===== flow/constraint.sdc =====
create_clock -name core_clock -period 7.88 [get_ports {clk}]
set_input_delay 1.5760 -clock core_clock [delete_from_list [all_inputs] [get_ports {clk}]]
set_output_delay 1.5760 -clock core_clock [all_outputs]
set_load 0.01 [all_outputs]

===== flow/run.sh =====
#!/bin/bash
# the make line also repeats each setting of config.mk as NAME=value (left out here)
make -C /OpenROAD-flow-scripts/flow DESIGN_CONFIG=/design/flow/config.mk WORK_HOME=/design/flow/orfs CLKGATE_MAP_FILE= finish

===== flow/design.v =====
module tb_dp #(
    parameter BHT_ENTERIES    = 128,
    parameter BTB_ENTERIES    = 32,
    parameter INSTR_SIZE_BYTE = 4
) 
(
    clk,
    rst_n,
    in_fetch_pc,
    in_fetch_nop,
    in_exe_pc,
    in_exe_nop,
    in_exe_branch_taken,
    in_exe_branch_offset,
    out_pc_offset,
    out_fetch_branch_taken
);
input clk;
input rst_n;
input in_fetch_nop;
input [INSTR_SIZE_BYTE*8-1 :0] in_fetch_pc;
input in_exe_nop;
input [INSTR_SIZE_BYTE*8-1 :0] in_exe_pc;
input in_exe_branch_taken;
input [INSTR_SIZE_BYTE*8-1 :0] in_exe_branch_offset;
output [INSTR_SIZE_BYTE*8-1 :0] out_pc_offset;
output out_fetch_branch_taken;
reg [1:0] bht_entry [0:BHT_ENTERIES-1];
reg [INSTR_SIZE_BYTE*8-1 :0] btb_entry [0:BTB_ENTERIES-1];
reg [24:0] btb_tag [0:BTB_ENTERIES-1];
assign out_pc_offset = btb_entry[in_fetch_pc[6:2]];
assign out_fetch_branch_taken = bht_entry[in_fetch_pc[8:2]][1]&&(btb_tag[in_fetch_pc[6:2]]==in_fetch_pc[31:7]);
always@(posedge clk or negedge rst_n) begin
    if(rst_n) begin
        if(!in_exe_nop) begin
            if(in_exe_branch_taken) begin
                bht_entry[in_exe_pc[8:2]]  <= (bht_entry[in_exe_pc[8:2]]==2'b11) ? bht_entry[in_exe_pc[8:2]] : bht_entry[in_exe_pc[8:2]] + 1'b1   ;
                btb_entry[in_exe_pc[6:2]]  <=  in_exe_branch_offset;
                btb_tag[in_exe_pc[6:2]]    <=  in_exe_pc[31:7];
            end
            else if(!in_exe_branch_taken) begin
                bht_entry[in_exe_pc[8:2]]  <= (bht_entry[in_exe_pc[8:2]]==2'b00) ? bht_entry[in_exe_pc[8:2]] : bht_entry[in_exe_pc[8:2]] - 1'b1   ;
            end
        end
    end
    else if(!rst_n) begin
        bht_entry[0]  <=   0 ;bht_entry[1]  <=   0 ;bht_entry[2]  <=   0 ;bht_entry[3]  <=   0 ;bht_entry[4]  <=   0 ;bht_entry[5]  <=   0 ;bht_entry[6]  <=   0 ;bht_entry[7]  <=   0 ;bht_entry[8]  <=   0 ;bht_entry[9]  <=   0 ;
        bht_entry[10]  <=   0 ;bht_entry[11]  <=   0 ;bht_entry[12]  <=   0 ;bht_entry[13]  <=   0 ;bht_entry[14]  <=   0 ;bht_entry[15]  <=   0 ;bht_entry[16]  <=   0 ;bht_entry[17]  <=   0 ;bht_entry[18]  <=   0 ;bht_entry[19]  <=   0 ;
        bht_entry[20]  <=   0 ;bht_entry[21]  <=   0 ;bht_entry[22]  <=   0 ;bht_entry[23]  <=   0 ;bht_entry[24]  <=   0 ;bht_entry[25]  <=   0 ;bht_entry[26]  <=   0 ;bht_entry[27]  <=   0 ;bht_entry[28]  <=   0 ;bht_entry[29]  <=   0 ;
        bht_entry[30]  <=   0 ;bht_entry[31]  <=   0 ;bht_entry[32]  <=   0 ;bht_entry[33]  <=   0 ;bht_entry[34]  <=   0 ;bht_entry[35]  <=   0 ;bht_entry[36]  <=   0 ;bht_entry[37]  <=   0 ;bht_entry[38]  <=   0 ;bht_entry[39]  <=   0 ;
        bht_entry[40]  <=   0 ;bht_entry[41]  <=   0 ;bht_entry[42]  <=   0 ;bht_entry[43]  <=   0 ;bht_entry[44]  <=   0 ;bht_entry[45]  <=   0 ;bht_entry[46]  <=   0 ;bht_entry[47]  <=   0 ;bht_entry[48]  <=   0 ;bht_entry[49]  <=   0 ;
        bht_entry[50]  <=   0 ;bht_entry[51]  <=   0 ;bht_entry[52]  <=   0 ;bht_entry[53]  <=   0 ;bht_entry[54]  <=   0 ;bht_entry[55]  <=   0 ;bht_entry[56]  <=   0 ;bht_entry[57]  <=   0 ;bht_entry[58]  <=   0 ;bht_entry[59]  <=   0 ;
        bht_entry[60]  <=   0 ;bht_entry[61]  <=   0 ;bht_entry[62]  <=   0 ;bht_entry[63]  <=   0 ;bht_entry[64]  <=   0 ;bht_entry[65]  <=   0 ;bht_entry[66]  <=   0 ;bht_entry[67]  <=   0 ;bht_entry[68]  <=   0 ;bht_entry[69]  <=   0 ;
        bht_entry[70]  <=   0 ;bht_entry[71]  <=   0 ;bht_entry[72]  <=   0 ;bht_entry[73]  <=   0 ;bht_entry[74]  <=   0 ;bht_entry[75]  <=   0 ;bht_entry[76]  <=   0 ;bht_entry[77]  <=   0 ;bht_entry[78]  <=   0 ;bht_entry[79]  <=   0 ;
        bht_entry[80]  <=   0 ;bht_entry[81]  <=   0 ;bht_entry[82]  <=   0 ;bht_entry[83]  <=   0 ;bht_entry[84]  <=   0 ;bht_entry[85]  <=   0 ;bht_entry[86]  <=   0 ;bht_entry[87]  <=   0 ;bht_entry[88]  <=   0 ;bht_entry[89]  <=   0 ;
        bht_entry[90]  <=   0 ;bht_entry[91]  <=   0 ;bht_entry[92]  <=   0 ;bht_entry[93]  <=   0 ;bht_entry[94]  <=   0 ;bht_entry[95]  <=   0 ;bht_entry[96]  <=   0 ;bht_entry[97]  <=   0 ;bht_entry[98]  <=   0 ;bht_entry[99]  <=   0 ;
        bht_entry[100]  <=   0 ;bht_entry[101]  <=   0 ;bht_entry[102]  <=   0 ;bht_entry[103]  <=   0 ;bht_entry[104]  <=   0 ;bht_entry[105]  <=   0 ;bht_entry[106]  <=   0 ;bht_entry[107]  <=   0 ;bht_entry[108]  <=   0 ;bht_entry[109]  <=   0 ;
        bht_entry[110]  <=   0 ;bht_entry[111]  <=   0 ;bht_entry[112]  <=   0 ;bht_entry[113]  <=   0 ;bht_entry[114]  <=   0 ;bht_entry[115]  <=   0 ;bht_entry[116]  <=   0 ;bht_entry[117]  <=   0 ;bht_entry[118]  <=   0 ;bht_entry[119]  <=   0 ;
        bht_entry[120]  <=   0 ;bht_entry[121]  <=   0 ;bht_entry[122]  <=   0 ;bht_entry[123]  <=   0 ;bht_entry[124]  <=   0 ;bht_entry[125]  <=   0 ;bht_entry[126]  <=   0 ;bht_entry[127]  <=   0 ;
        btb_entry[0]  <=   0;
        btb_tag[0]    <=   0;
        btb_entry[1]  <=   0;
        btb_tag[1]    <=   0;
        btb_entry[2]  <=   0;
        btb_tag[2]    <=   0;
        btb_entry[3]  <=   0;
        btb_tag[3]    <=   0;
        btb_entry[4]  <=   0;
        btb_tag[4]    <=   0;
        btb_entry[5]  <=   0;
        btb_tag[5]    <=   0;
        btb_entry[6]  <=   0;
        btb_tag[6]    <=   0;
        btb_entry[7]  <=   0;
        btb_tag[7]    <=   0;
        btb_entry[8]  <=   0;
        btb_tag[8]    <=   0;
        btb_entry[9]  <=   0;
        btb_tag[9]    <=   0;
        btb_entry[10]  <=   0;
        btb_tag[10]    <=   0;
        btb_entry[11]  <=   0;
        btb_tag[11]    <=   0;
        btb_entry[12]  <=   0;
        btb_tag[12]    <=   0;
        btb_entry[13]  <=   0;
        btb_tag[13]    <=   0;
        btb_entry[14]  <=   0;
        btb_tag[14]    <=   0;
        btb_entry[15]  <=   0;
        btb_tag[15]    <=   0;
        btb_entry[16]  <=   0;
        btb_tag[16]    <=   0;
        btb_entry[17]  <=   0;
        btb_tag[17]    <=   0;
        btb_entry[18]  <=   0;
        btb_tag[18]    <=   0;
        btb_entry[19]  <=   0;
        btb_tag[19]    <=   0;
        btb_entry[20]  <=   0;
        btb_tag[20]    <=   0;
        btb_entry[21]  <=   0;
        btb_tag[21]    <=   0;
        btb_entry[22]  <=   0;
        btb_tag[22]    <=   0;
        btb_entry[23]  <=   0;
        btb_tag[23]    <=   0;
        btb_entry[24]  <=   0;
        btb_tag[24]    <=   0;
        btb_entry[25]  <=   0;
        btb_tag[25]    <=   0;
        btb_entry[26]  <=   0;
        btb_tag[26]    <=   0;
        btb_entry[27]  <=   0;
        btb_tag[27]    <=   0;
        btb_entry[28]  <=   0;
        btb_tag[28]    <=   0;
        btb_entry[29]  <=   0;
        btb_tag[29]    <=   0;
        btb_entry[30]  <=   0;
        btb_tag[30]    <=   0;
        btb_entry[31]  <=   0;
        btb_tag[31]    <=   0;
    end
end
endmodule

===== flow/config.mk =====
export PLATFORM = sky130hd
export DESIGN_NAME = tb_dp
export DESIGN_NICKNAME = tb_dp
export VERILOG_FILES = /design/flow/design.v
export SDC_FILE = /design/flow/constraint.sdc
export NUM_CORES = 4
export LEC_CHECK = 0
export CAP_MARGIN = 20
export CORE_MARGIN = 2
export CORE_UTILIZATION = 66
export SETUP_SLACK_MARGIN = 1.26
export SLEW_MARGIN = 20

==> results of run 1 <==
## layer usage
metal,vias up,wire length [um],GRT usage [%]
met3,1385,43400,12.2
li1,27900,-,-
met2,5101,149000,69.2
met1,36500,126000,64.4
met4,10,24100,27.2
met5,-,59,0
## stage by stage
| step | hold slack [ns] | cells | TNS, ns | setup WS, ns |
|---|---|---|---|---|
| after CTS | 0.475 | 9640 | 0 | 1.26 |
| after detailed placement | 0.462 | 9220 | -0.433 | -0.433 |
| final | 0.474 | 9658 | 0 | 1.08 |
| after global routing | 0.503 | 9648 | 0 | 1.15 |
| after floorplan | 0.442 | 7590 | 0 | 2.02 |
| after global placement | 0.455 | 9218 | -0.442 | -0.442 |
## final cells by class
type | count | area share [%]
Antenna cell | 11 | 0.0260
Inverter | 24 | 0.0886
Sequential cell | 2080 | 49.1
Clock inverter | 67 | 0.637
Timing Repair Buffer | 517 | 4.87
Multi-Input combinational cell | 4774 | 37.2
Tap cell | 1876 | 2.22
Clock buffer | 309 | 5.82
## timing repair
item,in CTS,in global routing
setup endpoints to repair,24,2
buffers inserted,39,5
hold buffers,0,0
gates resized,187,31
hold endpoints to repair,0,0
gates cloned,5,0
pin swaps,43,11
==> out/summary.txt, run 1 <==
Outcome = complete, no violations
Post-Syn Area = 0.0931 mm^2
Slew headroom = 17.7%
Core area = 0.140 mm^2
Pint = 0.0190 W
Worst Setup SP = in_fetch_pc[4]
Post-synthesis adder-cell area fraction = 0.0107%
Max clock buf depth = 3
Max H-tree Level = 4
Chip area = 0.144 mm^2
Post-synthesis chip area from yosys = 0.0931 mm^2
WL final = 342,000 um
Synth Net Count = 7,691
Leak pwr = 49.5 nW
P_seq = 0.0128 W
VDD IR-drop max = 231 uV
Comb pwr share = 11.0%
RR Startpoint = bht_entry[7][1]
Worst path arrival time = 5.22 ns
Net Sw Frac = 25.4%
Logic family by area = multiplexers
Largest stage delay, worst path = 0.52 ns
Cell Type Count = 83
Max FO, Critical Path = 18
Clock root buffer = clkbuf_16
Worst-Margin Slew = 1.23 ns
Hold Vio Cnt, Final = 0
Worst path depth = 15
Pin count of the biggest net entering global routing = 184
Worst path bufs/invs = 6
Overflow after GRT = 0
Fin crit period = 6.80 ns
FFs w/ async S/R, synth = 100%
Max Clock Freq = 0.147 GHz
RSZ-0062 raised after global routing = true
DIE WIDTH = 380 um
Crit path max-delay family = simple AND/OR/NAND/NOR gates
Slowest-stage cell, CP = or4_4
# rows = 137
DR vias/cell = 7.34
Detailed Routing Iterations Pass 1 = 7
Post-route ant nets = 0
Hold Crit Endpoint = bht_entry[5][0]
Final Util = 75.8%
CP cell instances = buf_12, nand3b_1, buf_6, nor2_4, buf_4, a22oi_1, nand2_1, a221oi_1, a31oi_2, buf_4, xor2_1, or4_4, nor4_4, buf_4, buf_6
Worst hold start = bht_entry[5][0]
Clk. pwr = 0.00997 W
Endpoints failing setup = 0
Vias = 70,900
Largest area contributor in the netlist = dfrtp_1
Cell Pwr Density = 241 mW/mm^2
Most frequent cell after synthesis = dfrtp_1
Finished Cell Area = 0.106 mm^2
Nets = 7,705
Aoi share = 10.5%
GP Congestion = 1.03
Routed WL per cell = 35.5 um
Top cell by count, worst path = buf_4
IO Port Bufs = 128
Yosys stat cell total = 7,590
Critical Path RT = 6.30 ns
Top-area cell share = 55.9%
Logic area = 0.0394 mm^2
Multiplexer share = 22.6%
TritonCTS Buffers = 207
Switching pwr = 0.00649 W
Area of placed instances = 0.0976 mm^2
Num ports = 134
Initial antenna violation count = 14
Slew Viols, Final = 0
Syn_area_per_cell = 12.3 um^2
Number of enable flip-flop cells = 0
Vias in the first global route = 70,600
Startpoint Class = input port
Seq share, synth = 55.9%
Setup Skew = 0.0326 ns
GRT Overall Usage = 47.2%
Top cells by area, synth = dfrtp_1 56%, mux2_2 22%, a22oi_1 5.7%
Die H = 380 um
Max Cap Viol = 0
Power share of the clock group = 39.1%
Comb group = 0.00280 W
Top power group = sequential cells
Fp_density = 66.7%
Cells after synthesis = 7,590
Worst hold path type = register to register
Sink Count = 2,080
Initial DRC count = 9,312
Power, Total = 0.0255 W
Crit path capture = out_fetch_branch_taken
Clock Latency Late Sink = 0.84 ns
Sequential share of power = 50.0%
Area fraction in xor and xnor cells = 0.0846%
Area growth, synth to finish = 13.7%
WHS Path Cells = 2
CTS tree = built
Worst reg2reg path endpoint = bht_entry[102][1]
Flop area = 0.0520 mm^2
Crit end category = output pin
Main synth FF type = dfrtp_1
Synth top cells by count = 2,080 x dfrtp_1, 1,827 x mux2_2, 702 x a22oi_1
Crit share post-route = 86.2%
Final HPWL DP = 200,000 um
DRC viols = 0
First-pass GRT wire length = 494,000 um
Reg2reg path depth = 10
Basic Gates by Area = 7.67%
Crit Path Class = input port to output pin
Post-synth regs = 2,080
Log Warnings = 68
Clock transition at path regs = 0.06 ns
Worst R2R Setup Slack = 3.71 ns
Ys Warns = 4
Fillers = 9,147
==> run 2, diff against run 1 <==
- CORE_UTILIZATION: 66 -> 70
- CTS_CLUSTER_SIZE: not set -> 14
- SETUP_SLACK_MARGIN: 1.26 -> 0.76
- clock period: 7.88 -> 5.61 ns (I/O delays scaled with it)
==> run 2 against run 1 <==
The layout now fails its checks (setup timing). Synthesized area did not move. Sequential cell count did not move. Utilization rose by 7.6 points. Cell area rose by 3.8%. Worst setup slack got worse by 1.6 ns. Global-route usage rose by 11 points. Non-clock buffer count rose by 357. Hold slack got worse by 0.23 ns. Sequential share of layout area fell by 1.8 points. Combinational power rose by 57%. Critical path type unchanged. Largest power group unchanged.
==> out/summary.txt, run 2 <==
Outcome = finished with violations (was complete, no violations)
Failed Checks = setup timing
Pint = 0.0273 W (was 0.0190 W)
Max FO, Critical Path = 16 (was 18)
Max Used Layer = met5 (unchanged)
Post-synthesis adder-cell area fraction = 0.0107% (unchanged)
Reg2reg path depth = 11 (was 10)
Logic family by area = multiplexers (unchanged)
Clock Latency Late Sink = 0.86 ns (was 0.84 ns)
Syn_area_per_cell = 12.3 um^2 (unchanged)
DRT met1 WL = 122,000 um (was 126,000 um)
Core area = 0.132 mm^2 (was 0.140 mm^2)
Post-synthesis chip area from yosys = 0.0931 mm^2 (unchanged)
RSZ-0062 raised after global routing = true (unchanged)
Crit share post-route = 110% (was 86.2%)
Hold Buf Count CTS = 0 (unchanged)
P_seq = 0.0182 W (was 0.0128 W)
Final HPWL DP = 228,000 um (was 200,000 um)
Basic Gates by Area = 7.67% (unchanged)
Met2 WL = 164,000 um (was 149,000 um)
Startpoint Class = input port (unchanged)
Fin crit period = 6.17 ns
Max Clock Freq = 0.162 GHz
Main synth FF type = dfrtp_1 (unchanged)
Synth top cells by count = 2,080 x dfrtp_1, 1,827 x mux2_2, 702 x a22oi_1 (unchanged)
Initial DRC count = 12,400 (was 9,312)
Synth Net Count = 7,691 (unchanged)
Worst path arrival time = 5.05 ns (was 5.22 ns)
Cell Pwr Density = 340 mW/mm^2 (was 241 mW/mm^2)
Clock transition at path regs = 0.07 ns (was 0.06 ns)
Crit path capture = out_fetch_branch_taken (unchanged)
Nets = 8,058 (was 7,705)
Sequential share of power = 48.7% (was 50.0%)
Worst reg2reg path endpoint = bht_entry[97][1] (was bht_entry[102][1])
Clk. pwr = 0.0148 W (was 0.00997 W)
Net Sw Frac = 26.8% (was 25.4%)
TritonCTS Buffers = 203 (was 207)
Critical Path RT = 4.49 ns (was 6.30 ns)
Initial antenna violation count = 23 (was 14)
Power share of the clock group = 39.6% (was 39.1%)
# rows = 133 (was 137)
Chip area = 0.136 mm^2 (was 0.144 mm^2)
Seq share, synth = 55.9% (unchanged)
CP cell instances = buf_12, buf_6, nand3b_1, buf_6, buf_6, nor2_4, buf_4, buf_4, a22o_1, a221oi_1, nand4_1, o22ai_1, buf_4, xnor2_1, or4_4, nor4_4, buf_4, buf_6 (was buf_12, nand3b_1, buf_6, nor2_4, buf_4, a22oi_1, nand2_1, a221oi_1, a31oi_2, buf_4, xor2_1, or4_4, nor4_4, buf_4, buf_6)
Post-route ant nets = 0 (unchanged)
Aoi share = 10.5% (unchanged)
Max Cap Viol = 0 (unchanged)
Slew Viols, Final = 0 (unchanged)
Clock root buffer = clkbuf_16 (unchanged)
Vias = 78,200 (was 70,900)
Slowest-stage cell, CP = or4_4 (unchanged)
Comb pwr share = 11.7% (was 11.0%)
First-pass GRT wire length = 563,000 um (was 494,000 um)
RR Startpoint = bht_entry[7][1] (unchanged)
Largest area contributor in the netlist = dfrtp_1 (unchanged)
Num ports = 134 (unchanged)
Yosys stat cell total = 7,590 (unchanged)
Worst path depth = 18 (was 15)
Cells after synthesis = 7,590 (unchanged)
Pin count of the biggest net entering global routing = 179 (was 184)
DIE WIDTH = 369 um (was 380 um)
GP Congestion = 1.05 (was 1.03)
WL final = 399,000 um (was 342,000 um)
Log Warnings = 74 (was 68)
Top cells by area, synth = dfrtp_1 56%, mux2_2 22%, a22oi_1 5.7% (unchanged)
Final WS setup = -0.561 ns (was 1.08 ns)
DRC viols = 0 (unchanged)
Endpoints failing setup = 1 (was 0)
Crit path max-delay family = simple AND/OR/NAND/NOR gates (unchanged)
DR vias/cell = 7.88 (was 7.34)
Crit end category = output pin (unchanged)
Worst-Margin Slew = 1.22 ns (was 1.23 ns)
Sink Count = 2,080 (unchanged)
GRT Overall Usage = 58.1% (was 47.2%)
Hold Vio Cnt, Final = 0 (unchanged)
Comb group = 0.00439 W (was 0.00280 W)
Detailed Routing Iterations Pass 1 = 9 (was 7)
Setup Skew = 0.0368 ns (was 0.0326 ns)
Fp_density = 70.7% (was 66.7%)
VDD IR-drop max = 336 uV (was 231 uV)
Area fraction in xor and xnor cells = 0.0846% (unchanged)
Fillers = 6,180 (was 9,147)
Vias in the first global route = 80,900 (was 70,600)
Switching pwr = 0.0100 W (was 0.00649 W)
CTS tree = built (unchanged)
Post-synth regs = 2,080 (unchanged)
Top power group = sequential cells (unchanged)
Area growth, synth to finish = 18.0% (was 13.7%)
Multiplexer share = 22.6% (unchanged)
Largest stage delay, worst path = 0.51 ns (was 0.52 ns)
Crit Path Class = input port to output pin (unchanged)
Leak pwr = 51.9 nW (was 49.5 nW)
IO Port Bufs = 128 (unchanged)
Placement Setup Slack = -1.57 ns (was -0.433 ns)
Routed WL per cell = 40.2 um (was 35.5 um)
Number of enable flip-flop cells = 0 (unchanged)
Overflow after GRT = 0 (unchanged)
Slew headroom = 18.4% (was 17.7%)
Ys Warns = 4 (unchanged)
Worst Setup SP = in_fetch_pc[5] (was in_fetch_pc[4])
Max H-tree Level = 4 (unchanged)
Met3 WL = 63,600 um (was 43,400 um)
Worst hold path type = input port to async pin (was register to register)
Worst path bufs/invs = 9 (was 6)
FFs w/ async S/R, synth = 100% (unchanged)
Max clock buf depth = 3 (unchanged)
Power, Total = 0.0374 W (was 0.0255 W)
Die H = 369 um (was 380 um)
Cell Type Count = 83 (unchanged)
Worst R2R Setup Slack = 1.94 ns (was 3.71 ns)
Post-Syn Area = 0.0931 mm^2 (unchanged)
Most frequent cell after synthesis = dfrtp_1 (unchanged)
Top-area cell share = 55.9% (unchanged)
## run 2: timing repair
action	in CTS	in global routing
endpoints found under the hold margin	0	0
gates resized	282	76
endpoints found under the setup margin	33	25
setup buffers	44	8
cloned	3	2
pin swaps	34	17
## run 2: layer usage
metal | up-vias | global-route usage (%)
met5 | - | 0.712
met3 | 3384 | 25.7
met2 | 8008 | 81.5
li1 | 28700 | -
met4 | 18 | 53.9
met1 | 38100 | 66.5
## run 2: area by class of cell
class	count	area (um^2)	share of cell area (%)
clock buffers	305	6090	5.54
well taps	1755	2200	2.00
diodes	31	77.6	0.0706
multi-input cells	4774	39500	35.9
repair buffers	874	8850	8.05
inverters	24	90.1	0.0820
flip-flops and latches	2080	52000	47.3
clock inverters	73	1080	0.982
## run 2: stage by stage
step | TNS [ns] | hold WS [ns] | util, % | area (um^2) | std cells
3_3_place_gp | -1.48 | 0.455 | 76.6 | 101000 | 9449
4_1_cts | -0.0143 | 0.309 | 83.1 | 110000 | 9875
6_report | -0.561 | 0.244 | 83.4 | 110000 | 9916
3_5_place_dp | -1.66 | 0.464 | 76.5 | 101000 | 9450
5_1_grt | -0.416 | 0.291 | 83.4 | 110000 | 9889
2_1_floorplan | 0 | 0.442 | - | 93100 | 7590
==> run 3, diff against run 2 <==
- CORE_UTILIZATION: 70 -> 40
- CTS_CLUSTER_SIZE: 14 -> not set
- GPL_ROUTABILITY_DRIVEN: not set -> 0
- PLACE_DENSITY_LB_ADDON: not set -> 0.19
- SETUP_SLACK_MARGIN: 0.76 -> not set
- clock period: 5.61 -> 17.2 ns (I/O delays scaled with it)
==> run 3 against run 2 <==
Now clean on timing, DRC and antenna. Non-clock buffer count down 532. Global-route usage down 28 points. Die area up 74%. Synthesized cell count unchanged. Sequential cell count unchanged. Power down 68%. Cell count up 7.7%. Combinational power down 72%. Count of clock-buffer cells in the layout up 21. Hold slack better by 0.23 ns. Largest power group unchanged.
==> out/summary.txt, run 3 <==
Hold Buf Count CTS = 0 (unchanged)
Crit path capture = out_fetch_branch_taken (unchanged)
Reg2reg path depth = 10 (was 11)
Leak pwr = 48.5 nW (was 51.9 nW)
Max clock buf depth = 3 (unchanged)
Top cell by count, worst path = buf_4
RSZ-0062 raised after global routing = false (was true)
Comb pwr share = 10.2% (was 11.7%)
Clk. pwr = 0.00498 W (was 0.0148 W)
CP cell instances = buf_4, buf_4, nand2_2, nor2_4, buf_4, a22o_1, a221oi_1, nand4_1, o22ai_1, xor2_1, nand4_1, nor4_1, clkdlybuf4s50_1 (was buf_12, buf_6, nand3b_1, buf_6, buf_6, nor2_4, buf_4, buf_4, a22o_1, a221oi_1, nand4_1, o22ai_1, buf_4, xnor2_1, or4_4, nor4_4, buf_4, buf_6)
Sequential share of power = 48.4% (was 48.7%)
Synth Net Count = 7,691 (unchanged)
Final HPWL DP = 201,000 um (was 228,000 um)
Total negative slack = 0 ns (was -0.561 ns)
Hold slack final = 0.474 ns (was 0.244 ns)
Sink Count = 2,080 (unchanged)
Top cells by area, synth = dfrtp_1 56%, mux2_2 22%, a22oi_1 5.7% (unchanged)
Largest area contributor in the netlist = dfrtp_1 (unchanged)
Die H = 487 um (was 369 um)
Slew headroom = 18.5% (was 18.4%)
Worst hold start = btb_tag[9][1]
# rows = 177 (was 133)
Ys Warns = 4 (unchanged)
Power, Total = 0.0120 W (was 0.0374 W)
Area growth, synth to finish = 13.0% (was 18.0%)
Cells after synthesis = 7,590 (unchanged)
Overflow after GRT = 0 (unchanged)
Top-area cell share = 55.9% (unchanged)
Max Cap Viol = 0 (unchanged)
Max H-tree Level = 4 (unchanged)
FFs w/ async S/R, synth = 100% (unchanged)
Vias in the first global route = 67,800 (was 80,900)
First-pass GRT wire length = 520,000 um (was 563,000 um)
DR vias/cell = 6.37 (was 7.88)
WL final = 367,000 um (was 399,000 um)
Crit end category = output pin (unchanged)
Worst reg2reg path endpoint = bht_entry[15][0] (was bht_entry[97][1])
GRT Overall Usage = 30.6% (was 58.1%)
RR Startpoint = bht_entry[7][1] (unchanged)
Vias = 68,000 (was 78,200)
Initial antenna violation count = 29 (was 23)
Largest stage delay, worst path = 1.04 ns (was 0.51 ns)
Cell Pwr Density = 114 mW/mm^2 (was 340 mW/mm^2)
Clock Latency Late Sink = 0.89 ns (was 0.86 ns)
Syn_area_per_cell = 12.3 um^2 (unchanged)
Number of enable flip-flop cells = 0 (unchanged)
Synth top cells by count = 2,080 x dfrtp_1, 1,827 x mux2_2, 702 x a22oi_1 (unchanged)
Multiplexer share = 22.6% (unchanged)
Post-synthesis adder-cell area fraction = 0.0107% (unchanged)
DRC viols = 0 (unchanged)
Post-CTS Setup Inserts = 0 (was 44)
Aoi share = 10.5% (unchanged)
Area fraction in xor and xnor cells = 0.0846% (unchanged)
DIE WIDTH = 487 um (was 369 um)
Worst path bufs/invs = 4 (was 9)
Post-Syn Area = 0.0931 mm^2 (unchanged)
Endpoints failing setup = 0 (was 1)
VDD IR-drop max = 100 uV (was 336 uV)
Comb group = 0.00123 W (was 0.00439 W)
Hold Crit Endpoint = btb_tag[9][1]
Nets = 7,541 (was 8,058)
Num ports = 134 (unchanged)
WHS Path Cells = 2
Pin count of the biggest net entering global routing = 176 (was 179)
P_seq = 0.00582 W (was 0.0182 W)
Power share of the clock group = 41.4% (was 39.6%)
Yosys stat cell total = 7,590 (unchanged)
Net Sw Frac = 25.6% (was 26.8%)
Clock transition at path regs = 0.06 ns (was 0.07 ns)
Slowest-stage cell, CP = buf_4 (was or4_4)
Detailed Routing Iterations Pass 1 = 6 (was 9)
Post-synth regs = 2,080 (unchanged)
Cell Type Count = 83 (unchanged)
Log Warnings = 49 (was 74)
Worst-Margin Slew = 1.22 ns (about the same)
Main synth FF type = dfrtp_1 (unchanged)
Worst hold path type = register to register (was input port to async pin)
Seq share, synth = 55.9% (unchanged)
CTS tree = built (unchanged)
TritonCTS Buffers = 219 (was 203)
Crit path max-delay family = simple AND/OR/NAND/NOR gates (unchanged)
Fin crit period = 13.30 ns
Post-route ant nets = 0 (unchanged)
Setup Skew = 0.0278 ns (was 0.0368 ns)
Critical Path RT = 13.76 ns (was 4.49 ns)
Worst R2R Setup Slack = 13.06 ns (was 1.94 ns)
Pint = 0.00895 W (was 0.0273 W)
Outcome = complete, no violations (was finished with violations)
Switching pwr = 0.00308 W (was 0.0100 W)
Initial DRC count = 8,031 (was 12,400)
Post-synthesis chip area from yosys = 0.0931 mm^2 (unchanged)
Slew Viols, Final = 0 (unchanged)
Worst path depth = 13 (was 18)
Chip area = 0.237 mm^2 (was 0.136 mm^2)
Core area = 0.232 mm^2 (was 0.132 mm^2)
Hold Vio Cnt, Final = 0 (unchanged)
Logic family by area = multiplexers (unchanged)
Max FO, Critical Path = 47 (was 16)
Most frequent cell after synthesis = dfrtp_1 (unchanged)
Startpoint Class = input port (unchanged)
Worst Setup SP = in_fetch_pc[2] (was in_fetch_pc[5])
Post-cts sizing count = 0 (was 282)
Crit Path Class = input port to output pin (unchanged)
IO Port Bufs = 128 (unchanged)
Routed WL per cell = 34.4 um (was 40.2 um)
Fp_density = 40.1% (was 70.7%)
Max Clock Freq = 0.0752 GHz
Basic Gates by Area = 7.67% (unchanged)
Worst path arrival time = 9.86 ns (was 5.05 ns)
Top power group = sequential cells (unchanged)
Clock root buffer = clkbuf_16 (unchanged)
Crit share post-route = 77.3% (was 110%)
run 3: stage by stage:
| step | cells | setup WS (ns) | cell area [um^2] | util [%] |
|---|---|---|---|---|
| after CTS | 10700 | 4.16 | 105000 | 45.4 |
| after detailed placement | 10300 | 4.17 | 97700 | 42.1 |
| after global placement | 10300 | 4.13 | 97700 | 42.1 |
| after floorplan | 7590 | 7.62 | 93100 | - |
| final | 10700 | 3.90 | 105000 | 45.4 |
| after global routing | 10700 | 4.01 | 105000 | 45.3 |
run 3: per-layer routing:
layer	routed length, um	global-route usage [%]	vias up	share of wire, %
li1	-	-	27600	-
met1	153000	41.9	36300	42
met2	167000	47.7	3203	45
met3	28800	5.31	887	7.9
met4	18200	13.5	14	5.0
met5	89	0	-	0.024
run 3: area by class of cell:
class                   count  area, um^2
fillers                 21000      127000
well taps                3043        3810
flip-flops and latches   2080       52000
multi-input cells        4773       38800
inverters                  24        90.1
repair buffers            342        2870
clock buffers             326        6600
diodes                     10        25.0
clock inverters            78         995
==> run 4, diff against run 3 <==
- CELL_PAD_IN_SITES_DETAIL_PLACEMENT: not set -> 2
- CORE_UTILIZATION: 40 -> 30
- CTS_CLUSTER_DIAMETER: not set -> 304
- GPL_ROUTABILITY_DRIVEN: 0 -> not set
- PLACE_DENSITY_LB_ADDON: 0.19 -> not set
- SETUP_SLACK_MARGIN: not set -> 0.5
- clock period: 17.2 -> 5.77 ns (I/O delays scaled with it)
==> run 4 against run 3 <==
Now fails the layout checks on capacitance limit, slew limit, setup timing. Sequential share of layout area down 4.0 points. Combinational power rose to 4.5 times the previous value. First-iteration DRC count up 110%. Synthesized area unchanged. Clock power rose to 3.4 times the previous value. Hold slack worse by 0.39 ns. Clock skew up 0.038 ns. Power rose to 3.4 times the previous value. Critical endpoint unchanged. Largest cell class unchanged.
==> out/summary.txt, run 4 <==
Basic Gates by Area = 7.67% (unchanged)
Clock Latency Late Sink = 0.98 ns (was 0.89 ns)
Worst reg2reg path endpoint = bht_entry[17][0] (was bht_entry[15][0])
DR vias/cell = 7.39 (was 6.37)
CP cell instances = buf_12, buf_12, buf_4, buf_4, inv_1, buf_4, o21ai_0, a21oi_1, o41ai_2, buf_4, xor2_4, nand4_1, or4_4, nor4_4, buf_4, buf_6 (was buf_4, buf_4, nand2_2, nor2_4, buf_4, a22o_1, a221oi_1, nand4_1, o22ai_1, xor2_1, nand4_1, nor4_1, clkdlybuf4s50_1)
Multiplexer share = 22.6% (unchanged)
Initial antenna violation count = 148 (was 29)
Crit Path Class = input port to output pin (unchanged)
Worst hold path type = input port to async pin (was register to register)
Routed WL per cell = 52.0 um (was 34.4 um)
Fp_density = 30.2% (was 40.1%)
Vias = 91,900 (was 68,000)
Worst path depth = 16 (was 13)
GP Congestion = 0.942
Area fraction in xor and xnor cells = 0.0846% (unchanged)
Vias in the first global route = 91,300 (was 67,800)
Worst path arrival time = 6.96 ns (was 9.86 ns)
Synth Net Count = 7,691 (unchanged)
Pin count of the biggest net entering global routing = 183 (was 176)
Comb group = 0.00551 W (was 0.00123 W)
DRC viols = 0 (unchanged)
Ys Warns = 4 (unchanged)
Post-synth regs = 2,080 (unchanged)
Core area = 0.309 mm^2 (was 0.232 mm^2)
Leak pwr = 52.8 nW (was 48.5 nW)
Final Util = 37.1% (was 45.4%)
Fillers = 31,100 (was 21,000)
Clock root buffer = clkbuf_16 (unchanged)
Hold Vio Cnt, Final = 0 (unchanged)
Max clock buf depth = 4 (was 3)
Slew Viols, Final = 8 (was 0)
Chip area = 0.315 mm^2 (was 0.237 mm^2)
Nets = 8,137 (was 7,541)
Post-Syn Area = 0.0931 mm^2 (unchanged)
Worst R2R Setup Slack = 1.71 ns (was 13.06 ns)
Log Warnings = 68 (was 49)
Top-area cell share = 55.9% (unchanged)
Pint = 0.0271 W (was 0.00895 W)
Cell Type Count = 83 (unchanged)
Slew headroom = -49.4% (was 18.5%)
P_seq = 0.0185 W (was 0.00582 W)
Switching pwr = 0.0136 W (was 0.00308 W)
Crit end category = output pin (unchanged)
Die H = 561 um (was 487 um)
RSZ-0062 raised after global routing = true (was false)
Crit path max-delay family = AND-OR/OR-AND gates (was simple AND/OR/NAND/NOR gates)
Sink Count = 2,080 (unchanged)
Placement Setup Slack = -2.03 ns (was 4.17 ns)
Outcome = finished with violations (was complete, no violations)
Seq share, synth = 55.9% (unchanged)
TritonCTS Buffers = 227 (was 219)
Max FO, Critical Path = 9 (was 47)
Overflow after GRT = 0 (unchanged)
Finished Layout Cells = 12,400 (was 10,700)
Aoi share = 10.5% (unchanged)
Number of enable flip-flop cells = 0 (unchanged)
First-pass GRT wire length = 774,000 um (was 520,000 um)
FFs w/ async S/R, synth = 100% (unchanged)
Top cells by area, synth = dfrtp_1 56%, mux2_2 22%, a22oi_1 5.7% (unchanged)
Clk. pwr = 0.0167 W (was 0.00498 W)
Synth top cells by count = 2,080 x dfrtp_1, 1,827 x mux2_2, 702 x a22oi_1 (unchanged)
VDD IR-drop max = 277 uV (was 100 uV)
Top power group = sequential cells (unchanged)
Worst-Margin Slew = 2.22 ns (was 1.22 ns)
Cell Pwr Density = 356 mW/mm^2 (was 114 mW/mm^2)
Post-route ant nets = 0 (unchanged)
Num ports = 134 (unchanged)
Most frequent cell after synthesis = dfrtp_1 (unchanged)
Crit share post-route = 141% (was 77.3%)
Slowest-stage cell, CP = o21ai_0 (was buf_4)
Net Sw Frac = 33.4% (was 25.6%)
CTS tree = built (unchanged)
Initial DRC count = 16,800 (was 8,031)
GRT Overall Usage = 34.7% (was 30.6%)
Post-synthesis chip area from yosys = 0.0931 mm^2 (unchanged)
Hold Buf Count CTS = 0 (unchanged)
Yosys stat cell total = 7,590 (unchanged)
Crit path capture = out_fetch_branch_taken (unchanged)
Final HPWL DP = 282,000 um (was 201,000 um)
RR Startpoint = bht_entry[49][0] (was bht_entry[7][1])
Fin crit period = 8.11 ns
Detailed Routing Iterations Pass 1 = 9 (was 6)
Startpoint Class = input port (unchanged)
Failed Checks = capacitance limit, slew limit, setup timing
WL final = 647,000 um (was 367,000 um)
Setup Skew = 0.0659 ns (was 0.0278 ns)
DIE WIDTH = 561 um (was 487 um)
Main synth FF type = dfrtp_1 (unchanged)
Final WS setup = -2.34 ns (was 3.90 ns)
Comb pwr share = 13.5% (was 10.2%)
Max Cap Viol = 3 (was 0)
Post-synthesis adder-cell area fraction = 0.0107% (unchanged)
Reg2reg path depth = 9 (was 10)
# rows = 204 (was 177)
Syn_area_per_cell = 12.3 um^2 (unchanged)
Power share of the clock group = 41.0% (was 41.4%)
Max H-tree Level = 4 (unchanged)
Sequential share of power = 45.5% (was 48.4%)
Worst Setup SP = in_fetch_pc[6] (was in_fetch_pc[2])
Area growth, synth to finish = 23.1% (was 13.0%)
Critical Path RT = 4.62 ns (was 13.76 ns)
Clock transition at path regs = 0.07 ns (was 0.06 ns)
Endpoints failing setup = 3 (was 0)
Logic family by area = multiplexers (unchanged)
Top cell by count, worst path = buf_4 (unchanged)
Cells after synthesis = 7,590 (unchanged)
Placed Cells = 11,800 (was 10,300)
Total negative slack = -2.77 ns (was 0 ns)
Worst path bufs/invs = 9 (was 4)
IO Port Bufs = 128 (unchanged)
Largest area contributor in the netlist = dfrtp_1 (unchanged)
Max Clock Freq = 0.123 GHz
Largest stage delay, worst path = 1.71 ns (was 1.04 ns)
[run 4: metal layers]
metal / share of wire (%) / GRT usage (%) / vias up
li1: - / - / 28800
met5: 0.30 / 0 / -
met4: 13 / 33.4 / 124
met2: 40 / 51.4 / 11700
met3: 15 / 13.4 / 5877
met1: 31 / 38.0 / 45300
[run 4: what timing repair did]
item,4_1_cts,5_1_grt
pin swaps,66,64
buffers inserted,64,59
gates cloned,5,5
gates resized,281,163
endpoints found under the setup margin,33,32
[run 4: metrics by stage]
| step | hold WS (ns) | instance area (um^2) | power [W] |
|---|---|---|---|
| 6_report | 0.0827 | 115000 | 0.0408 |
| 3_5_place_dp | 0.466 | 104000 | 0.0220 |
| 3_3_place_gp | 0.459 | 104000 | 0.0213 |
| 4_1_cts | 0.198 | 113000 | 0.0380 |
| 5_1_grt | 0.146 | 114000 | 0.0407 |
| 2_1_floorplan | 0.442 | 93100 | 0.0196 |
[run 4: layout make-up]
class | count | area [um^2] | area share (%)
Timing Repair Buffer | 930 | 9610 | 8.38
Antenna cell | 113 | 283 | 0.247
Tap cell | 4120 | 5150 | 4.50
Multi-Input combinational cell | 4773 | 39900 | 34.8
Clock buffer | 339 | 6800 | 5.93
Clock inverter | 63 | 706 | 0.616
Inverter | 24 | 90.1 | 0.0786
Sequential cell | 2080 | 52000 | 45.4
==> run 5, diff against run 4 <==
- ABC_AREA: not set -> 1
- CELL_PAD_IN_SITES_DETAIL_PLACEMENT: 2 -> not set
- CORE_UTILIZATION: 30 -> 72
- CTS_CLUSTER_DIAMETER: 304 -> 199
- CTS_CLUSTER_SIZE: not set -> 13
- PLACE_DENSITY_LB_ADDON: not set -> 0.14
- SETUP_SLACK_MARGIN: 0.5 -> 0.45
- clock period: 5.77 -> 2.75 ns (I/O delays scaled with it)
==> run 5 against run 4 <==
The flow now stops in global routing. Synthesized cell count increased by 57%. Synthesized area grew 1.3%. Die area fell by 57%.
==> out/summary.txt, run 5 <==
Outcome = aborted with a tool error (was finished with violations)
Number of enable flip-flop cells = 0 (unchanged)
Max clock buf depth = 3 (was 4)
Multiplexer share = 0% (was 22.6%)
Overflow after GRT = 99
TritonCTS Buffers = 177 (was 227)
Cells after synthesis = 11,900 (was 7,590)
# rows = 132 (was 204)
Syn_area_per_cell = 7.91 um^2 (was 12.3 um^2)
Seq share, synth = 55.2% (was 55.9%)
Clock root buffer = clkbuf_16 (unchanged)
Die H = 366 um (was 561 um)
Post-synthesis adder-cell area fraction = 0% (was 0.0107%)
Chip area = 0.134 mm^2 (was 0.315 mm^2)
Post-Syn Area = 0.0943 mm^2 (was 0.0931 mm^2)
Post-synth regs = 2,080 (unchanged)
Main synth FF type = dfrtp_1 (unchanged)
FFs w/ async S/R, synth = 100% (unchanged)
Cell Type Count = 37 (was 83)
Area fraction in xor and xnor cells = 0% (was 0.0846%)
Yosys stat cell total = 11,900 (was 7,590)
Sink Count = 2,080 (unchanged)
Placed Cells = 14,000 (was 11,800)
Logic family by area = simple AND/OR/NAND/NOR gates (was multiplexers)
Placement Setup Slack = -1.82 ns (was -2.03 ns)
Most frequent cell after synthesis = nand2_1 (was dfrtp_1)
Basic Gates by Area = 26.1% (was 7.67%)
Top-area cell share = 55.2% (was 55.9%)
Synth top cells by count = 4,793 x nand2_1, 2,080 x dfrtp_1, 1,950 x o21ai_0 (was 2,080 x dfrtp_1, 1,827 x mux2_2, 702 x a22oi_1)
Final HPWL DP = 239,000 um (was 282,000 um)
Post-synthesis chip area from yosys = 0.0943 mm^2 (was 0.0931 mm^2)
Largest area contributor in the netlist = dfrtp_1 (unchanged)
Ys Warns = 4 (unchanged)
Top cells by area, synth = dfrtp_1 55%, nand2_1 19%, o21ai_0 10% (was dfrtp_1 56%, mux2_2 22%, a22oi_1 5.7%)
DIE WIDTH = 366 um (was 561 um)
Max H-tree Level = 4 (unchanged)
Error = [ERROR GRT-0116] Global routing finished with congestion. Check the congestion regions in the DRC Viewer.
Core area = 0.130 mm^2 (was 0.309 mm^2)
Aoi share = 13.3% (was 10.5%)
Synth Net Count = 12,000 (was 7,691)
IO Port Bufs = 128 (unchanged)
Num ports = 134 (unchanged)
Failed at = global routing
GRT Overall Usage = 75.6%
Area of placed instances = 0.106 mm^2 (was 0.104 mm^2)
GP Congestion = 1.06 (was 0.942)
Fp_density = 72.7% (was 30.2%)
[run 5: metrics by stage]
step                power, W  hold slack, ns
floorplan             0.0405           0.254
global placement      0.0438           0.458
detailed placement    0.0445           0.465
CTS                   0.0681           0.272
[run 5: timing repair]
item	CTS
endpoints found under the hold margin	26
resized	763
pin swaps	202
buffers inserted	157
cloned	30
setup endpoints to repair	289
hold buffers	1
[run 5: routing by layer]
| metal | overflow | GRT usage (%) |
|---|---|---|
| met5 | 0 | 24.4 |
| met4 | 56 | 70.3 |
| met3 | 1 | 59.5 |
| met2 | 37 | 91.0 |
| met1 | 5 | 79.9 |
==> run 6, diff against run 5 <==
- ABC_AREA: 1 -> not set
- CTS_CLUSTER_DIAMETER: 199 -> not set
- CTS_CLUSTER_SIZE: 13 -> 10
- PLACE_DENSITY: not set -> 0.4
- PLACE_DENSITY_LB_ADDON: 0.14 -> not set
- SETUP_SLACK_MARGIN: 0.45 -> -0.25
- clock period: 2.75 -> 4.76 ns (I/O delays scaled with it)
==> run 6 against run 5 <==
The layout now fails its checks (setup timing). Synthesized cell count is 36% lower. Synthesized area is 1.3% lower. Die area is 1.3% lower.
==> out/summary.txt, run 6 <==
# rows = 131 (was 132)
Clock transition at path regs = 0.05 ns
GRT Overall Usage = 59.4%
Top cells by area, synth = dfrtp_1 56%, mux2_2 22%, a22oi_1 5.7% (was dfrtp_1 55%, nand2_1 19%, o21ai_0 10%)
RSZ-0062 raised after global routing = true
Slew Viols, Final = 0
Multiplexer share = 22.6% (was 0%)
Pin count of the biggest net entering global routing = 139
Basic Gates by Area = 7.67% (was 26.1%)
Hold Vio Cnt, Final = 0
Worst R2R Setup Slack = 1.42 ns
Worst hold path type = input port to async pin
WL final = 397,000 um
Sequential share of power = 50.4%
Most frequent cell after synthesis = dfrtp_1 (was nand2_1)
Fp_density = 72.7% (about the same)
Critical Path RT = 3.81 ns
Seq share, synth = 55.9% (was 55.2%)
Endpoints failing setup = 31
Top power group = sequential cells
Routed WL per cell = 40.5 um
Largest stage delay, worst path = 0.44 ns
Startpoint Class = input port
Largest area contributor in the netlist = dfrtp_1 (unchanged)
Area of placed instances = 0.102 mm^2 (was 0.106 mm^2)
Pint = 0.0310 W
Reg2reg path depth = 11
Chip area = 0.132 mm^2 (was 0.134 mm^2)
Yosys stat cell total = 7,590 (was 11,900)
Setup Skew = 0.0619 ns
Worst reg2reg path endpoint = bht_entry[119][1]
Failed Checks = setup timing
CTS tree = built
Finished Layout Cells = 9,810
Crit end category = output pin
Post-synthesis chip area from yosys = 0.0931 mm^2 (was 0.0943 mm^2)
VDD IR-drop max = 371 uV
Number of enable flip-flop cells = 0 (unchanged)
Post-synthesis adder-cell area fraction = 0.0107% (was 0%)
CP cell instances = buf_6, buf_4, nand3b_1, buf_4, buf_12, nor2_4, buf_4, buf_4, a22o_1, a211oi_1, nand4_1, o22ai_2, xor2_1, buf_4, nand4_1, nor4_4, buf_2
Final WS setup = -1.07 ns
Ys Warns = 4 (unchanged)
Switching pwr = 0.0117 W
Aoi share = 10.5% (was 13.3%)
Detailed Routing Iterations Pass 1 = 19
Worst-Margin Slew = 1.33 ns
Hold Buf Count CTS = 0 (was 1)
Area fraction in xor and xnor cells = 0.0846% (was 0%)
Synth Net Count = 7,691 (was 12,000)
DR vias/cell = 8.10
Area growth, synth to finish = 16.9%
Clock Latency Late Sink = 0.90 ns
Cell Pwr Density = 393 mW/mm^2
Slowest-stage cell, CP = o22ai_2
Post-Syn Area = 0.0931 mm^2 (was 0.0943 mm^2)
Crit Path Class = input port to output pin
Fillers = 5,804
Main synth FF type = dfrtp_1 (unchanged)
Logic family by area = multiplexers (was simple AND/OR/NAND/NOR gates)
Comb pwr share = 12.2%
Final HPWL DP = 228,000 um (was 239,000 um)
Vias in the first global route = 81,600
Max FO, Critical Path = 12
Initial antenna violation count = 22
First-pass GRT wire length = 561,000 um
Log Warnings = 48
Die H = 364 um (was 366 um)
Max H-tree Level = 4 (unchanged)
Leak pwr = 51.3 nW
TritonCTS Buffers = 228 (was 177)
Worst path depth = 17
Nets = 8,134
Sink Count = 2,080 (unchanged)
Syn_area_per_cell = 12.3 um^2 (was 7.91 um^2)
DIE WIDTH = 364 um (was 366 um)
Fin crit period = 5.83 ns
Core area = 0.128 mm^2 (was 0.130 mm^2)
Initial DRC count = 14,900
P_seq = 0.0216 W
RR Startpoint = bht_entry[8][1]
Max Clock Freq = 0.172 GHz
IO Port Bufs = 128 (unchanged)
Placed Cells = 9,493 (was 14,000)
Top-area cell share = 55.9% (was 55.2%)
Worst Setup SP = in_fetch_pc[5]
Net Sw Frac = 27.4%
FFs w/ async S/R, synth = 100% (unchanged)
Crit path capture = out_fetch_branch_taken
Max clock buf depth = 3 (unchanged)
Crit path max-delay family = buffers and inverters
GP Congestion = 1.05 (was 1.06)
Worst path bufs/invs = 8
Post-route ant nets = 0
Finished Cell Area = 0.109 mm^2
Comb group = 0.00521 W
Clock root buffer = clkbuf_16 (unchanged)
Cells after synthesis = 7,590 (was 11,900)
Overflow after GRT = 0
Post-synth regs = 2,080 (unchanged)
Clk. pwr = 0.0160 W
Cell Type Count = 83 (was 37)
DRC viols = 0
Num ports = 134 (unchanged)
Crit share post-route = 122%
Top cell by count, worst path = buf_4
Max Cap Viol = 0
Outcome = finished with violations (was aborted with a tool error)
Power share of the clock group = 37.4%
Vias = 79,500
Synth top cells by count = 2,080 x dfrtp_1, 1,827 x mux2_2, 702 x a22oi_1 (was 4,793 x nand2_1, 2,080 x dfrtp_1, 1,950 x o21ai_0)
Slew headroom = 10.9%
Worst path arrival time = 4.88 ns
==> run 6: final cells by class <==
class | count | area (um^2) | share of cell area [%]
clock buffers | 242 | 5840 | 5.37
repair buffers | 926 | 8950 | 8.22
clock inverters | 17 | 333 | 0.306
multi-input cells | 4773 | 39400 | 36.2
diodes | 19 | 47.5 | 0.0437
inverters | 24 | 90.1 | 0.0828
flip-flops and latches | 2080 | 52000 | 47.8
well taps | 1729 | 2160 | 1.99
==> run 6: layer usage <==
layer  wire [um]  track usage [%]
met1      124000             71.6
met2      159000             80.9
met3       69800             27.7
met4       44900             49.8
met5         414            0.944
==> run 6: per-stage QoR <==
step	TNS [ns]	setup WS (ns)	util, %	hold WS [ns]	total power [W]
after floorplan	0	0.152	-	0.442	0.0238
after global placement	-12.66	-1.78	79.4	0.455	0.0258
after detailed placement	-14.21	-1.70	79.4	0.463	0.0263
after CTS	-3.58	-0.538	84.9	0.125	0.0420
after global routing	-5.55	-0.964	85.0	0.0870	0.0435
final	-7.87	-1.07	85.0	0.0235	0.0428
==> run 6: what timing repair did <==
item,in CTS,in global routing
gates cloned,0,1
pin swaps,46,21
setup endpoints to repair,32,15
resized,130,33
setup buffers,37,11
==> run 7, diff against run 6 <==
- ABC_AREA: not set -> 0
- CELL_PAD_IN_SITES_DETAIL_PLACEMENT: not set -> 2
- CELL_PAD_IN_SITES_GLOBAL_PLACEMENT: not set -> 1
- CORE_ASPECT_RATIO: not set -> 1.46
- CORE_UTILIZATION: 72 -> 52
- CTS_CLUSTER_SIZE: 10 -> 81
- GPL_ROUTABILITY_DRIVEN: not set -> 0
- GPL_TIMING_DRIVEN: not set -> 1
- MAX_ROUTING_LAYER: not set -> met4
- PLACE_DENSITY: 0.4 -> not set
- PLACE_DENSITY_LB_ADDON: not set -> 0.06
- SETUP_SLACK_MARGIN: -0.25 -> 2.79
- clock period: 4.76 -> 11.5 ns (I/O delays scaled with it)
==> run 7 against run 6 <==
The flow now stops in global routing. Synthesized area unchanged. Synthesized cell count unchanged. Die area up 38%.
==> out/summary.txt, run 7 <==
FFs w/ async S/R, synth = 100% (unchanged)
Fp_density = 52.4% (was 72.7%)
Chip area = 0.183 mm^2 (was 0.132 mm^2)
Basic Gates by Area = 7.67% (unchanged)
Num ports = 134 (unchanged)
Main synth FF type = dfrtp_1 (unchanged)
Outcome = aborted with a tool error (was finished with violations)
Seq share, synth = 55.9% (unchanged)
Most frequent cell after synthesis = dfrtp_1 (unchanged)
Post-synthesis adder-cell area fraction = 0.0107% (unchanged)
# rows = 187 (was 131)
Max H-tree Level = 4 (unchanged)
Clock root buffer = clkbuf_16 (unchanged)
IO Port Bufs = 128 (unchanged)
Synth top cells by count = 2,080 x dfrtp_1, 1,827 x mux2_2, 702 x a22oi_1 (unchanged)
Final HPWL DP = 257,000 um (was 228,000 um)
Logic family by area = multiplexers (unchanged)
Sink Count = 2,080 (unchanged)
Cell Type Count = 83 (unchanged)
Ys Warns = 4 (unchanged)
Area fraction in xor and xnor cells = 0.0846% (unchanged)
Aoi share = 10.5% (unchanged)
Core area = 0.178 mm^2 (was 0.128 mm^2)
Multiplexer share = 22.6% (unchanged)
Synth Net Count = 7,691 (unchanged)
Syn_area_per_cell = 12.3 um^2 (unchanged)
Largest area contributor in the netlist = dfrtp_1 (unchanged)
Top-area cell share = 55.9% (unchanged)
Top cells by area, synth = dfrtp_1 56%, mux2_2 22%, a22oi_1 5.7% (unchanged)
Post-synth regs = 2,080 (unchanged)
Max clock buf depth = 3 (unchanged)
Failed at = global routing
Post-Syn Area = 0.0931 mm^2 (unchanged)
Yosys stat cell total = 7,590 (unchanged)
Die H = 515 um (was 364 um)
DIE WIDTH = 354 um (was 364 um)
Cells after synthesis = 7,590 (unchanged)
Number of enable flip-flop cells = 0 (unchanged)
TritonCTS Buffers = 199 (was 228)
Post-synthesis chip area from yosys = 0.0931 mm^2 (unchanged)
## run 7: repair_timing
action / 4_1_cts
cloned: 3
setup buffers: 83
hold buffers: 0
pin swaps: 36
endpoints found under the setup margin: 22
resized: 131
## run 7: per-stage QoR
step                      hold slack [ns]  cells  total power [W]  setup slack, ns  instance area, um^2
after floorplan                     0.442   7590          0.00985             4.20                93100
after global placement              0.457   9620           0.0105             1.44                97300
after detailed placement            0.474   9622           0.0109             1.16                97300
after CTS                           0.490  10100           0.0184             2.85               106000
==> run 8, diff against run 7 <==
- ABC_AREA: 0 -> not set
- CAP_MARGIN: 20 -> 5
- CELL_PAD_IN_SITES_DETAIL_PLACEMENT: 2 -> not set
- CELL_PAD_IN_SITES_GLOBAL_PLACEMENT: 1 -> not set
- CORE_ASPECT_RATIO: 1.46 -> not set
- CORE_UTILIZATION: 52 -> 72
- CTS_CLUSTER_DIAMETER: not set -> 93
- CTS_CLUSTER_SIZE: 81 -> 14
- GPL_ROUTABILITY_DRIVEN: 0 -> not set
- GPL_TIMING_DRIVEN: 1 -> not set
- MAX_ROUTING_LAYER: met4 -> not set
- PLACE_DENSITY_LB_ADDON: 0.06 -> not set
- SETUP_SLACK_MARGIN: 2.79 -> 0.5
- clock period: 11.5 -> 5.34 ns (I/O delays scaled with it)
==> run 8 against run 7 <==
Now fails the layout checks on setup timing. Die area decreased by 28%. Synthesized area unchanged. Synthesized cell count unchanged.
==> out/summary.txt, run 8 <==
Outcome = finished with violations (was aborted with a tool error)
Failed Checks = setup timing
DR vias/cell = 8.08
TritonCTS Buffers = 166 (was 199)
Cell Type Count = 83 (unchanged)
Initial DRC count = 14,200
Finished Layout Cells = 9,717
Placed Cells = 9,418 (was 9,622)
Hold Vio Cnt, Final = 0
Post-Syn Area = 0.0931 mm^2 (unchanged)
Top-area cell share = 55.9% (unchanged)
Slew headroom = 16.8%
Placement Setup Slack = -1.44 ns (was 1.16 ns)
Cells after synthesis = 7,590 (unchanged)
Critical Path RT = 4.27 ns
Crit Path Class = input port to output pin
Number of enable flip-flop cells = 0 (unchanged)
Vias in the first global route = 78,600
Detailed Routing Iterations Pass 1 = 10
Basic Gates by Area = 7.67% (unchanged)
Post-synthesis chip area from yosys = 0.0931 mm^2 (unchanged)
Clock Latency Late Sink = 0.87 ns
Final HPWL DP = 219,000 um (was 257,000 um)
Log Warnings = 81
CP cell instances = buf_6, buf_12, or3_4, buf_12, nor2_4, buf_4, buf_4, a22oi_1, nand4_1, nor4_1, buf_4, o21ai_0, nor4b_2, nand4_1, nor4_4, buf_4, buf_6
Top cell by count, worst path = buf_4
IO Port Bufs = 128 (unchanged)
Max Cap Viol = 0
Top cells by area, synth = dfrtp_1 56%, mux2_2 22%, a22oi_1 5.7% (unchanged)
Fillers = 5,948
Cell Pwr Density = 328 mW/mm^2
Worst path depth = 17
Sink Count = 2,080 (unchanged)
Post-synthesis adder-cell area fraction = 0.0107% (unchanged)
Crit share post-route = 113%
Yosys stat cell total = 7,590 (unchanged)
Switching pwr = 0.00977 W
Clock root buffer = clkbuf_16 (unchanged)
Most frequent cell after synthesis = dfrtp_1 (unchanged)
Largest stage delay, worst path = 0.43 ns
Max H-tree Level = 4 (unchanged)
Largest area contributor in the netlist = dfrtp_1 (unchanged)
Logic family by area = multiplexers (unchanged)
Worst R2R Setup Slack = 1.67 ns
Die H = 364 um (was 515 um)
Multiplexer share = 22.6% (unchanged)
GP Congestion = 1.04
Post-route ant nets = 0
Crit path capture = out_fetch_branch_taken
Worst Setup SP = in_fetch_pc[4]
RR Startpoint = bht_entry[18][1]
Aoi share = 10.5% (unchanged)
Fin crit period = 6.02 ns
Main synth FF type = dfrtp_1 (unchanged)
Synth Net Count = 7,691 (unchanged)
Startpoint Class = input port
Initial antenna violation count = 34
Chip area = 0.132 mm^2 (was 0.183 mm^2)
Power share of the clock group = 32.8%
Worst reg2reg path endpoint = bht_entry[18][0]
GRT Overall Usage = 57.2%
Max clock buf depth = 3 (unchanged)
Syn_area_per_cell = 12.3 um^2 (unchanged)
Top power group = sequential cells
Synth top cells by count = 2,080 x dfrtp_1, 1,827 x mux2_2, 702 x a22oi_1 (unchanged)
WL final = 390,000 um
Seq share, synth = 55.9% (unchanged)
Crit end category = output pin
Core area = 0.128 mm^2 (was 0.178 mm^2)
Sequential share of power = 54.1%
Net Sw Frac = 27.7%
Pint = 0.0256 W
Total negative slack = -0.684 ns
Crit path max-delay family = simple AND/OR/NAND/NOR gates
DRC viols = 0
Num ports = 134 (unchanged)
DIE WIDTH = 364 um (was 354 um)
Slowest-stage cell, CP = or3_4
VDD IR-drop max = 396 uV
Area growth, synth to finish = 15.6%
# rows = 131 (was 187)
Final WS setup = -0.684 ns
Comb group = 0.00460 W
Nets = 8,048
Worst-Margin Slew = 1.24 ns
Max FO, Critical Path = 9
Area fraction in xor and xnor cells = 0.0846% (unchanged)
Worst hold path type = input port to async pin
CTS tree = built
Reg2reg path depth = 12
Hold Buf Count CTS = 0 (unchanged)
Worst path arrival time = 4.96 ns
Pin count of the biggest net entering global routing = 152
Setup Skew = 0.0262 ns
RSZ-0062 raised after global routing = true
Overflow after GRT = 0
Comb pwr share = 13.0%
Leak pwr = 50.8 nW
Clock transition at path regs = 0.06 ns
Ys Warns = 4 (unchanged)
Worst path bufs/invs = 8
Post-synth regs = 2,080 (unchanged)
Endpoints failing setup = 1
P_seq = 0.0191 W
Fp_density = 72.7% (was 52.4%)
Slew Viols, Final = 0
FFs w/ async S/R, synth = 100% (unchanged)
First-pass GRT wire length = 541,000 um
Clk. pwr = 0.0116 W
Routed WL per cell = 40.1 um
Max Clock Freq = 0.166 GHz
Vias = 78,500
run 8: what timing repair did:
| item | in CTS | in global routing |
|---|---|---|
| pin swaps | 50 | 63 |
| setup buffers | 45 | 35 |
| gates resized | 248 | 130 |
| cloned | 5 | 5 |
| endpoints found under the setup margin | 33 | 22 |
run 8: area by class of cell:
| cell class | count | area (um^2) | share of cell area (%) |
|---|---|---|---|
| Multi-Input combinational cell | 4774 | 39700 | 36.9 |
| Sequential cell | 2080 | 52000 | 48.4 |
| Timing Repair Buffer | 901 | 9090 | 8.45 |
| Tap cell | 1729 | 2160 | 2.01 |
| Clock inverter | 11 | 206 | 0.192 |
| Inverter | 24 | 90.1 | 0.0837 |
| Antenna cell | 27 | 67.6 | 0.0628 |
| Clock buffer | 171 | 4280 | 3.98 |
run 8: stage by stage:
stage | power, W | cell area (um^2) | hold slack, ns | util, %
6_report | 0.0353 | 108000 | 0.0946 | 84.1
5_1_grt | 0.0360 | 108000 | 0.198 | 84.0
4_1_cts | 0.0345 | 107000 | 0.263 | 83.3
3_5_place_dp | 0.0233 | 101000 | 0.465 | 78.7
3_3_place_gp | 0.0229 | 101000 | 0.456 | 78.7
2_1_floorplan | 0.0212 | 93100 | 0.442 | -
run 8: routing by layer:
metal / up-vias / GRT usage (%) / share of wire (%)
li1: 28500 / - / -
met1: 37900 / 69.3 / 31
met2: 8579 / 78.7 / 40
met3: 3522 / 25.9 / 17
met4: 28 / 47.1 / 11
met5: - / 0 / 0.081
==> run 9, diff against run 8 <==
- CAP_MARGIN: 5 -> 20
- CORE_UTILIZATION: 72 -> 14
- CTS_CLUSTER_DIAMETER: 93 -> not set
- CTS_CLUSTER_SIZE: 14 -> not set
- clock period: 5.34 -> 13.3 ns (I/O delays scaled with it)
==> run 9 against run 8 <==
The run now finishes clean. Critical path type unchanged. Utilization down 67 points. Largest power group unchanged. Largest cell class unchanged. Worst setup slack better by 2.5 ns. Sequential share of layout area is 2.1 points lower.
==> out/summary.txt, run 9 <==
Post-cts sizing count = 0 (was 248)
Crit Path Class = input port to output pin (unchanged)
Outcome = complete, no violations (was finished with violations)
Basic Gates by Area = 7.67% (unchanged)
Multiplexer share = 22.6% (unchanged)
Worst reg2reg path endpoint = bht_entry[124][0] (was bht_entry[18][0])
Vias = 68,300 (was 78,500)
Clock transition at path regs = 0.06 ns (about the same)
Comb pwr share = 10.5% (was 13.0%)
Largest stage delay, worst path = 0.86 ns (was 0.43 ns)
DR vias/cell = 4.13 (was 8.08)
Total negative slack = 0 ns (was -0.684 ns)
Fin crit period = 11.49 ns
Power share of the clock group = 40.7% (was 32.8%)
IO Port Bufs = 128 (unchanged)
Top cells by area, synth = dfrtp_1 56%, mux2_2 22%, a22oi_1 5.7% (unchanged)
Area growth, synth to finish = 20.9% (was 15.6%)
Worst R2R Setup Slack = 8.95 ns (was 1.67 ns)
Clk. pwr = 0.00628 W (was 0.0116 W)
Fp_density = 14.0% (was 72.7%)
Area fraction in xor and xnor cells = 0.0846% (unchanged)
RR Startpoint = bht_entry[18][1] (unchanged)
Cell Pwr Density = 137 mW/mm^2 (was 328 mW/mm^2)
Worst path arrival time = 8.83 ns (was 4.96 ns)
Number of enable flip-flop cells = 0 (unchanged)
# rows = 299 (was 131)
Core area = 0.663 mm^2 (was 0.128 mm^2)
Ys Warns = 4 (unchanged)
GP Congestion = 0.897 (was 1.04)
Max Cap Viol = 0 (unchanged)
Worst path depth = 13 (was 17)
Pin count of the biggest net entering global routing = 183 (was 152)
Post-Syn Area = 0.0931 mm^2 (unchanged)
Critical Path RT = 10.64 ns (was 4.27 ns)
Top-area cell share = 55.9% (unchanged)
CP cell instances = buf_4, nand2b_1, buf_4, nor2_4, buf_4, a22oi_1, nand4_1, a21oi_1, a31oi_1, xor2_1, or4_1, nor4_1, clkdlybuf4s50_1 (was buf_6, buf_12, or3_4, buf_12, nor2_4, buf_4, buf_4, a22oi_1, nand4_1, nor4_1, buf_4, o21ai_0, nor4b_2, nand4_1, nor4_4, buf_4, buf_6)
Synth top cells by count = 2,080 x dfrtp_1, 1,827 x mux2_2, 702 x a22oi_1 (unchanged)
Chip area = 0.672 mm^2 (was 0.132 mm^2)
Aoi share = 10.5% (unchanged)
Clock root buffer = clkbuf_16 (unchanged)
Top cell by count, worst path = buf_4 (unchanged)
WHS Path Cells = 2
WL final = 375,000 um (was 390,000 um)
Reg2reg path depth = 10 (was 12)
Main synth FF type = dfrtp_1 (unchanged)
Slew Viols, Final = 0 (unchanged)
Max Clock Freq = 0.0870 GHz
Final Util = 17.0% (was 84.1%)
RSZ-0062 raised after global routing = false (was true)
Vias in the first global route = 67,000 (was 78,600)
Max FO, Critical Path = 37 (was 9)
Final HPWL DP = 220,000 um (was 219,000 um)
Logic family by area = multiplexers (unchanged)
Pint = 0.0114 W (was 0.0256 W)
Yosys stat cell total = 7,590 (unchanged)
Post-synthesis chip area from yosys = 0.0931 mm^2 (unchanged)
Initial antenna violation count = 72 (was 34)
VDD IR-drop max = 128 uV (was 396 uV)
Nets = 7,553 (was 8,048)
Slew headroom = 16.0% (was 16.8%)
Slowest-stage cell, CP = nand2b_1 (was or3_4)
FFs w/ async S/R, synth = 100% (unchanged)
Setup Skew = 0.0425 ns (was 0.0262 ns)
Die H = 820 um (was 364 um)
Overflow after GRT = 0 (unchanged)
Initial DRC count = 8,089 (was 14,200)
Clock Latency Late Sink = 0.91 ns (was 0.87 ns)
Worst hold start = btb_tag[2][1]
Max clock buf depth = 3 (unchanged)
Routed WL per cell = 22.7 um (was 40.1 um)
GRT Overall Usage = 10.7% (was 57.2%)
Seq share, synth = 55.9% (unchanged)
Worst path bufs/invs = 4 (was 8)
Worst-Margin Slew = 1.26 ns (was 1.24 ns)
Post-synthesis adder-cell area fraction = 0.0107% (unchanged)
Num ports = 134 (unchanged)
Largest area contributor in the netlist = dfrtp_1 (unchanged)
Worst Setup SP = in_fetch_pc[2] (was in_fetch_pc[4])
Top power group = sequential cells (unchanged)
Crit share post-route = 86.4% (was 113%)
Post-synth regs = 2,080 (unchanged)
DRC viols = 0 (unchanged)
Crit end category = output pin (unchanged)
Crit path max-delay family = buffers and inverters (was simple AND/OR/NAND/NOR gates)
DIE WIDTH = 820 um (was 364 um)
Sink Count = 2,080 (unchanged)
First-pass GRT wire length = 525,000 um (was 541,000 um)
Cell Type Count = 83 (unchanged)
Syn_area_per_cell = 12.3 um^2 (unchanged)
Post-CTS Setup Inserts = 0 (was 45)
Post-route ant nets = 0 (unchanged)
Max H-tree Level = 4 (unchanged)
Hold Buf Count CTS = 0 (unchanged)
Hold Vio Cnt, Final = 0 (unchanged)
Hold Crit Endpoint = btb_tag[2][1]
Log Warnings = 53 (was 81)
Switching pwr = 0.00399 W (was 0.00977 W)
Startpoint Class = input port (unchanged)
P_seq = 0.00753 W (was 0.0191 W)
Worst hold path type = register to register (was input port to async pin)
CTS tree = built (unchanged)
Detailed Routing Iterations Pass 1 = 7 (was 10)
Cells after synthesis = 7,590 (unchanged)
Most frequent cell after synthesis = dfrtp_1 (unchanged)
Synth Net Count = 7,691 (unchanged)
Endpoints failing setup = 0 (was 1)
Comb group = 0.00161 W (was 0.00460 W)
TritonCTS Buffers = 220 (was 166)
Net Sw Frac = 25.9% (was 27.7%)
Crit path capture = out_fetch_branch_taken (unchanged)
Sequential share of power = 48.8% (was 54.1%)
Leak pwr = 48.5 nW (was 50.8 nW)
[run 9: layer usage]
layer  share of wire (%)  GRT usage (%)
met1                  40           13.7
met2                  46           17.5
met3                 8.6           2.19
met4                 5.0           4.80
met5              0.0037              0
[run 9: per-stage QoR]
stage / cell area [um^2] / setup slack [ns] / std cells / hold WS (ns) / total power (W)
6_report: 113000 / 1.81 / 16500 / 0.474 / 0.0154
5_1_grt: 113000 / 1.96 / 16500 / 0.486 / 0.0160
4_1_cts: 113000 / 1.99 / 16500 / 0.475 / 0.0155
3_5_place_dp: 105000 / 2.01 / 16100 / 0.462 / 0.00925
2_1_floorplan: 93100 / 5.28 / 7590 / 0.442 / 0.00852
3_3_place_gp: 105000 / 1.97 / 16100 / 0.457 / 0.00916
[run 9: final cells by class]
type,count,area [um^2]
fillers,72900,550000
repair buffers,353,3020
clock buffers,337,6550
clock inverters,68,865
multi-input cells,4773,38900
well taps,8879,11100
diodes,22,55.1
inverters,24,90.1
flip-flops and latches,2080,52000
No activity file was given, so power comes from the tool's default toggle rates.
